// uart_pwm_top
module uart_pwm_top (
    input  wire        clk,         
    input  wire        rst_n,       
    input  wire        uart_rx,     
    output wire [8:0]  pwm_out,     
    output wire [6:0] seg0,
    output wire [6:0] seg1,
    output wire [6:0] seg2,
    output wire [6:0] seg3,
    output wire [3:0] pkt_count
);
    wire        rx_valid;
    wire [15:0] rx_data;
    uart_rx #(.CLOCKS_PER_PULSE(434),  
              .BITS_PER_WORD(8), 
              .W_OUT(16) 
    ) uart_rx_inst (
        .clk(clk),
        .rst_n(rst_n),
        .rx(uart_rx),
        .m_data(rx_data),
        .m_valid(rx_valid)
    );
    wire [15:0] duty0, duty1, duty2, duty3, duty4, duty5, duty6, duty7, duty8;
    uart_pwm_data_store #(
        .WIDTH(16),
        .CHANNELS(9)
    ) data_store_inst (
        .clk(clk),
        .rst_n(rst_n),
        .rx_valid(rx_valid),
        .rx_data(rx_data),
        .pkt_count(pkt_count),
        .duty0(duty0), .duty1(duty1), .duty2(duty2),
        .duty3(duty3), .duty4(duty4), .duty5(duty5),
        .duty6(duty6), .duty7(duty7), .duty8(duty8)
    );
    pwm_9ch #(
        .RESOLUTION(16)
    ) pwm_inst (
        .clk(clk),
        .rst_n(rst_n),
        .duty0(duty0),
        .duty1(duty1),
        .duty2(duty2),
  ...
Settings: LEC_CHECK=0, CAP_MARGIN=20, CELL_PAD_IN_SITES_DETAIL_PLACEMENT=2, CORE_MARGIN=10, CORE_UTILIZATION=46, CTS_CLUSTER_DIAMETER=373, GPL_TIMING_DRIVEN=0, PLACE_DENSITY_LB_ADDON=0.02, SLEW_MARGIN=0, TNS_END_PERCENT=25; clock period 6.43 ns.
run.sh (not shown) runs the stock make flow with config.mk's settings and CLKGATE_MAP_FILE=.
Rerun with:
- CELL_PAD_IN_SITES_DETAIL_PLACEMENT: 2 -> unset
- CORE_MARGIN: 10 -> 2
- CORE_UTILIZATION: 46 -> 64
- CTS_CLUSTER_DIAMETER: 373 -> unset
- GPL_TIMING_DRIVEN: 0 -> unset
- PLACE_DENSITY_LB_ADDON: 0.02 -> unset
- SLEW_MARGIN: 0 -> 20
- TNS_END_PERCENT: 25 -> unset
- clock period: 6.43 -> 7.72 ns (I/O delays scaled with it)
Result: Worst setup slack improved by 1.2 ns. Sequential share of layout area goes up by 1.9 points. Register-to-register slack improved by 1.2 ns. Count of clock-buffer cells in the layout goes down by 5. Utilization goes up by 18 points. First-iteration DRC count goes up by 15%. Non-clock buffer count goes down by 73. Via count goes down by 9.0%.
Rerun with:
- CORE_UTILIZATION: 64 -> 71
- PLACE_DENSITY_LB_ADDON: unset -> 0.0
- clock period: 7.72 -> 3.79 ns (I/O delays scaled with it)
Outcome: The changed run completed without violations. Non-clock buffer count went up by 6. Cell count went down by 0.40%. Worst hold slack loses 0.20 ns. Synthesized cell count is unchanged. Total power went up by 100%.
Rerun with:
- ABC_AREA: unset -> 1
- CORE_ASPECT_RATIO: unset -> 0.71
- CORE_UTILIZATION: 71 -> 72
- CTS_CLUSTER_DIAMETER: unset -> 343
- CTS_CLUSTER_SIZE: unset -> 10
- HOLD_SLACK_MARGIN: unset -> 0.3
- PLACE_DENSITY_LB_ADDON: 0.0 -> 0.12
- SETUP_SLACK_MARGIN: unset -> 1.13
Outcome:
- The changed run completed with no timing, DRC or antenna violations
- total power decreases by 4.0%
- final area is about the same
- clock skew barely changes
- register-to-register slack gets better by 0.28 ns
Rerun with:
- CAP_MARGIN: 20 -> 40
- CORE_ASPECT_RATIO: 0.71 -> unset
- CTS_CLUSTER_DIAMETER: 343 -> 29
- CTS_CLUSTER_SIZE: 10 -> 15
- HOLD_SLACK_MARGIN: 0.3 -> unset
- PLACE_DENSITY_LB_ADDON: 0.12 -> 0.06
- SETUP_SLACK_MARGIN: 1.13 -> 1.12
After rerunning: Routed wire length is higher by about 20%; sequential share of layout area shrinks by 3.5 points; sequential cell count is unchanged; via count climbs by about 9%; non-clock buffer count went up by 12; clock power grows by 91%; worst setup slack is worse by 0.075 ns; first-iteration DRC count climbs by about 26%; die area hardly moves; clock skew is higher by 0.010 ns.
Rerun with:
- CAP_MARGIN: 40 -> 0
- CTS_CLUSTER_DIAMETER: 29 -> 36
- CTS_CLUSTER_SIZE: 15 -> 14
- GPL_ROUTABILITY_DRIVEN: unset -> 0
- PLACE_DENSITY_LB_ADDON: 0.06 -> 0.16
Design area shrinks by a few percent. Sequential share of layout area grows by 2.5 points. Clock skew shrinks by 0.0052 ns. Global-route usage shrinks by 5.4 points. Synthesized cell count is unchanged. Worst setup slack is worse by 0.0093 ns.

========
## lane 1
uart_pwm_top again, from the RTL that the note above started with.
Settings: LEC_CHECK=0, CAP_MARGIN=25, CELL_PAD_IN_SITES_DETAIL_PLACEMENT=1, CORE_MARGIN=2, CORE_UTILIZATION=40, GPL_TIMING_DRIVEN=0, SLEW_MARGIN=20; clock period 20.0 ns.
Relative to lane 1, the following input files were edited for lane 2:
--- a/flow/config.mk
+++ b/flow/config.mk
@@ -8,3 +8,3 @@
-export CAP_MARGIN = 25
-export CELL_PAD_IN_SITES_DETAIL_PLACEMENT = 1
-export CORE_MARGIN = 2
+export CAP_MARGIN = 15
+export CORE_ASPECT_RATIO = 0.66
+export CORE_MARGIN = 3
@@ -12 +12,6 @@
-export GPL_TIMING_DRIVEN = 0
+export CTS_CLUSTER_DIAMETER = 173
+export CTS_CLUSTER_SIZE = 29
+export GPL_ROUTABILITY_DRIVEN = 1
+export MAX_ROUTING_LAYER = met4
+export PLACE_DENSITY_LB_ADDON = 0.12
+export SETUP_SLACK_MARGIN = -0.53
@@ -13,0 +19 @@
+export TNS_END_PERCENT = 10
Findings:
Compared to lane 1, lane 2 leaves more free space in the core. Comparing lane 1 and lane 2, the higher via count was measured on lane 1. Final period demand of the worst path: lane 2 vs lane 1 down 160 ps. Compared to lane 1, lane 2 was floorplanned on a bigger die. Clock skew, lane 1 and lane 2, higher one = lane 2. When lane 2 is set beside lane 1, its combinational group share of total power turns out to be 0.2 points larger. The wire length after detailed routing number comes out lower for lane 2 vs lane 1. Comparing the two runs side by side, lane 2 comes out ahead of lane 1 on total power.
Inputs modified between lane 2 and lane 3:
==> flow/config.mk <==
export PLATFORM = sky130hd
export DESIGN_NAME = uart_pwm_top
export DESIGN_NICKNAME = uart_pwm_top
export VERILOG_FILES = /design/flow/design.v
export SDC_FILE = /design/flow/constraint.sdc
export NUM_CORES = 4
export LEC_CHECK = 0
export CAP_MARGIN = 20
export CORE_MARGIN = 2
export CORE_UTILIZATION = 71
export SETUP_SLACK_MARGIN = 0.74
export SLEW_MARGIN = 20
==> flow/constraint.sdc <==
create_clock -name core_clock -period 3.79 [get_ports {clk}]
set_input_delay 0.7580 -clock core_clock [delete_from_list [all_inputs] [get_ports {clk}]]
set_output_delay 0.7580 -clock core_clock [all_outputs]
set_load 0.01 [all_outputs]
Results
Lower die boundary height goes to lane 3 over lane 2.
Lane 2 → lane 3: power higher, sequential share of layout area lower.
Input-level comparison between lane 4 and lane 3:
--- a/flow/config.mk
+++ b/flow/config.mk
@@ -10,2 +10,4 @@
-export CORE_UTILIZATION = 71
-export SETUP_SLACK_MARGIN = 0.74
+export CORE_UTILIZATION = 72
+export CTS_CLUSTER_SIZE = 49
+export PLACE_DENSITY_LB_ADDON = 0.0
+export SETUP_SLACK_MARGIN = 1.09
==> results <==
Compared with lane 3, lane 4 shows a number of global-route vias before repair that is 1.7% higher. Lane 4 vs. lane 3: wire length shows a reduction of 3.7%; total chip power shows an increase of 4.1%; area occupied by registers shows no meaningful change; non-filler instance count after layout shows no meaningful change; time the worst path needs with I/O delays and setup shows a reduction of 170 ps. The proportion of cell area spent on the clock network of lane 4 exceeds that of lane 3 by 0.58 points. The number of tap cells inserted of lane 4 falls short of that of lane 3 by about 1.5%. Going from lane 3 to lane 4, the setup slack of the critical path after layout was found to have gone up by 170 ps. Looking only at sequential share of layout area, and setting everything else aside, the higher value of lane 3 and lane 4 goes to lane 3. [lane 4] switching power as a share of total power fell 0.62 points relative to lane 3.

========
The RTL this note starts from:
==> flow/design.v <==
module uart_rx #(
    parameter CLOCKS_PER_PULSE = 4 ,  
              BITS_PER_WORD = 8,  
              W_OUT = 24  
) (
    input clk,rst_n,rx,
    output reg m_valid,
    output reg [W_OUT-1:0] m_data 
);
    localparam  IDLE    = 2'b00, 
                START   = 2'b01, 
                DATA    = 2'b10, 
                STOP    = 2'b11;
  	reg [1:0] state; 
    localparam NUM_WORDS = W_OUT / BITS_PER_WORD;
    reg[$clog2(CLOCKS_PER_PULSE)-1:0] c_clocks;
    reg[$clog2(BITS_PER_WORD)-1:0] c_bits;
    reg[$clog2(NUM_WORDS)-1:0] c_words;
    always @(posedge clk or negedge rst_n) begin
        if (!rst_n) begin
            {c_words,c_bits,c_clocks,m_valid,m_data} <= 1'b0;
            state <= IDLE;
        end else begin
            m_valid <= 0;
            case(state)
                IDLE: if(rx == 0)
                    state <= START;
                START: if(c_clocks == CLOCKS_PER_PULSE/2 - 1) begin
                        c_clocks <= 0;
                        state <= DATA;
                    end else begin
                        c_clocks <= c_clocks + 1;
                    end
              DATA:   if(c_clocks == CLOCKS_PER_PULSE-1)begin
                            c_clocks <= 0;
                            m_data <= {rx, m_data[W_OUT-1:1]};  
                            if(c_bits == BITS_PER_WORD-1) begin
                                c_bits <= 0;
                                state <= STOP;  
                                if(c_words == NUM_WORDS - 1) begin
                                    m_valid <= 1;  
                                    c_words <= 0;  
                                end else c_words <= c_words + 1;  
                            end else c_bits <= c_bits + 1;  
                        end else c_clocks <= c_clocks + 1;  
                STOP: if(c_clocks == CLOCKS_PER_PULSE - 1) begin
                        c_clocks <= 0;
                        state <= IDLE;  
                    end else c_clocks <= c_clocks + 1;
            endcase
        end
    end        
endmodule
module pwm_9ch #(
    parameter RESOLUTION = 16
)(
    input  wire                 clk,
    input  wire                 rst_n,
    input  wire [RESOLUTION-1:0] duty0,
    input  wire [RESOLUTION-1:0] duty1,
    input  wire [RESOLUTION-1:0] duty2,
    input  wire [RESOLUTION-1:0] duty3,
    input  wire [RESOLUTION-1:0] duty4,
    input  wire [RESOLUTION-1:0] duty5,
    input  wire [RESOLUTION-1:0] duty6,
    input  wire [RESOLUTION-1:0] duty7,
    input  wire [RESOLUTION-1:0] duty8,
    output reg  [8:0]           pwm_out
);
    reg [RESOLUTION-1:0] counter;
    always @(posedge clk or negedge rst_n) begin
        if (!rst_n)
            counter <= {RESOLUTION{1'b0}};
        else
            counter <= counter + 1;
    end
    always @(posedge clk or negedge rst_n) begin
        if (!rst_n) begin
            pwm_out <= 9'b0;
        end else begin
            pwm_out[0] <= (counter < duty0);
            pwm_out[1] <= (counter < duty1);
            pwm_out[2] <= (counter < duty2);
            pwm_out[3] <= (counter < duty3);
            pwm_out[4] <= (counter < duty4);
            pwm_out[5] <= (counter < duty5);
            pwm_out[6] <= (counter < duty6);
            pwm_out[7] <= (counter < duty7);
            pwm_out[8] <= (counter < duty8);
        end
    end
endmodule
module sev_seg_decorder(
    input [3:0] digit,
    output reg [6:0] seg
);
    always @(*)begin
        case(digit)
           4'd0: seg  = 7'b1000000;  
            4'd1: seg  = 7'b1111001;  
            4'd2: seg  = 7'b0100100;  
            4'd3: seg  = 7'b0110000;  
            4'd4: seg  = 7'b0011001;  
            4'd5: seg  = 7'b0010010;  
            4'd6: seg  = 7'b0000010;  
            4'd7: seg  = 7'b1111000;  
            4'd8: seg  = 7'b0000000;  
            4'd9: seg  = 7'b0010000;  
            4'd10: seg = 7'b0001000;  
            4'd11: seg = 7'b0000011;  
            4'd12: seg = 7'b1000110;  
            4'd13: seg = 7'b0100001;  
            4'd14: seg = 7'b0000110;  
            4'd15: seg = 7'b0001110;  
            default: seg = 7'b0111111;  
        endcase 
        end
endmodule
module uart_pwm_data_store #(
    parameter WIDTH = 16,
    parameter CHANNELS = 9
)(
    input  wire              clk,
    input  wire              rst_n,
    input  wire              rx_valid,
    input  wire [WIDTH-1:0]  rx_data,
    output reg  [3:0]        pkt_count,
    output reg [WIDTH-1:0] duty0,
    output reg [WIDTH-1:0] duty1,
    output reg [WIDTH-1:0] duty2,
    output reg [WIDTH-1:0] duty3,
    output reg [WIDTH-1:0] duty4,
    output reg [WIDTH-1:0] duty5,
    output reg [WIDTH-1:0] duty6,
    output reg [WIDTH-1:0] duty7,
    output reg [WIDTH-1:0] duty8
);
    reg [WIDTH-1:0] duty_reg [0:CHANNELS-1];
    integer k;
    always @(posedge clk or negedge rst_n) begin
        if (!rst_n) begin
            pkt_count <= 4'd0;
            for (k = 0; k < CHANNELS; k = k + 1)
                duty_reg[k] <= {WIDTH{1'b0}};
            duty0 <= 0; duty1 <= 0; duty2 <= 0;
            duty3 <= 0; duty4 <= 0; duty5 <= 0;
            duty6 <= 0; duty7 <= 0; duty8 <= 0;
        end else if (rx_valid) begin
            duty_reg[pkt_count] <= rx_data;
            duty0 <= duty_reg[0];
            duty1 <= duty_reg[1];
            duty2 <= duty_reg[2];
            duty3 <= duty_reg[3];
            duty4 <= duty_reg[4];
            duty5 <= duty_reg[5];
            duty6 <= duty_reg[6];
            duty7 <= duty_reg[7];
            duty8 <= duty_reg[8];
            if (pkt_count == CHANNELS-1)
                pkt_count <= 4'd0;
            else
                pkt_count <= pkt_count + 1;
        end
    end
endmodule
module uart_pwm_top (
    input  wire        clk,         
    input  wire        rst_n,       
    input  wire        uart_rx,     
    output wire [8:0]  pwm_out,     
    output wire [6:0] seg0,
    output wire [6:0] seg1,
    output wire [6:0] seg2,
    output wire [6:0] seg3,
    output wire [3:0] pkt_count
);
    wire        rx_valid;
    wire [15:0] rx_data;
    uart_rx #(.CLOCKS_PER_PULSE(434),  
              .BITS_PER_WORD(8), 
              .W_OUT(16) 
    ) uart_rx_inst (
        .clk(clk),
        .rst_n(rst_n),
        .rx(uart_rx),
        .m_data(rx_data),
        .m_valid(rx_valid)
    );
    wire [15:0] duty0, duty1, duty2, duty3, duty4, duty5, duty6, duty7, duty8;
    uart_pwm_data_store #(
        .WIDTH(16),
        .CHANNELS(9)
    ) data_store_inst (
        .clk(clk),
        .rst_n(rst_n),
        .rx_valid(rx_valid),
        .rx_data(rx_data),
        .pkt_count(pkt_count),
        .duty0(duty0), .duty1(duty1), .duty2(duty2),
        .duty3(duty3), .duty4(duty4), .duty5(duty5),
        .duty6(duty6), .duty7(duty7), .duty8(duty8)
    );
    pwm_9ch #(
        .RESOLUTION(16)
    ) pwm_inst (
        .clk(clk),
        .rst_n(rst_n),
        .duty0(duty0),
        .duty1(duty1),
        .duty2(duty2),
        .duty3(duty3),
        .duty4(duty4),
        .duty5(duty5),
        .duty6(duty6),
        .duty7(duty7),
        .duty8(duty8),
        .pwm_out(pwm_out)
    );
    wire [3:0] digit0 = rx_data[3:0];     
    wire [3:0] digit1 = rx_data[7:4];
    wire [3:0] digit2 = rx_data[11:8];
    wire [3:0] digit3 = rx_data[15:12];   
    sev_seg_decorder seg_inst0 (.digit(digit0), .seg(seg0));
    sev_seg_decorder seg_inst1 (.digit(digit1), .seg(seg1));
    sev_seg_decorder seg_inst2 (.digit(digit2), .seg(seg2));
    sev_seg_decorder seg_inst3 (.digit(digit3), .seg(seg3));
endmodule
make LEC_CHECK=0 ABC_AREA=1 CAP_MARGIN=20 CORE_MARGIN=2 CORE_UTILIZATION=72 CTS_CLUSTER_DIAMETER=36 CTS_CLUSTER_SIZE=28 GPL_ROUTABILITY_DRIVEN=0 PLACE_DENSITY_LB_ADDON=0.16 SETUP_SLACK_MARGIN=1.12 SLEW_MARGIN=20 finish   # period 3.79 ns
==> next run, changes <==
Settings changed: CTS_CLUSTER_DIAMETER 36 to 308, CTS_CLUSTER_SIZE 28 to 10, GPL_ROUTABILITY_DRIVEN 0 to default, PLACE_DENSITY_LB_ADDON 0.16 to 0.12, SETUP_SLACK_MARGIN 1.12 to 1.13.
What happened: Non-clock buffer count rose by 14; count of clock-buffer cells in the layout stays the same; final area goes down by about 1.6%; maximum frequency increases by 1.1%; final cell count went down by about 0.7%.
==> next run, changes <==
Settings changed: ABC_AREA 1 to default, CORE_UTILIZATION 72 to 71, CTS_CLUSTER_DIAMETER 308 to default, CTS_CLUSTER_SIZE 10 to default, PLACE_DENSITY_LB_ADDON 0.12 to 0.0, SETUP_SLACK_MARGIN 1.13 to 0.59.
The changed run finished with timing, DRC and antenna clean.
Setup slack is worse by 0.46 ns.
Routed wire length drops by 6.0%.
Global-route usage drops by 1.8 points.
Design area hardly moves.
Synthesized cell count shrinks by 19%.
Utilization shrinks by 2.8 points.
Clock skew stays flat.
==> next run, changes <==
Settings changed: CORE_UTILIZATION 71 to 72, CTS_CLUSTER_DIAMETER from default to 36, CTS_CLUSTER_SIZE from default to 28, SETUP_SLACK_MARGIN 0.59 to 1.08.
- global-route usage rises by 0.15 points
- power goes up by about 15%
- setup slack is better by 0.37 ns
- register-to-register slack degrades by 0.09 ns
==> next run, changes <==
Settings changed: CORE_UTILIZATION 72 to 71, CTS_CLUSTER_DIAMETER 36 to 308, CTS_CLUSTER_SIZE 28 to 10, PLACE_DENSITY_LB_ADDON 0.0 to default, SETUP_SLACK_MARGIN 1.08 to 1.13.
Result: Final cell count goes down by about 1.1%; critical path depth does not change; non-clock buffer count goes up by 16; design area goes down by 2.4%.
==> next run, changes <==
Settings changed: CORE_UTILIZATION 71 to 72, CTS_CLUSTER_DIAMETER 308 to 29, CTS_CLUSTER_SIZE 10 to 49, PLACE_DENSITY_LB_ADDON from default to 0.0, SETUP_SLACK_MARGIN 1.13 to 1.09.
After rerunning: Non-clock buffer count goes down by 18. Final area goes up by 6.5%. Setup slack gets worse by 0.15 ns. Synthesized cell count is unchanged. Utilization goes up by 7.6 points. Worst hold slack gets worse by 0.047 ns. First-iteration DRC count goes up by 13%.
Power figures rest on the tool's default switching activity, not on a simulated workload.
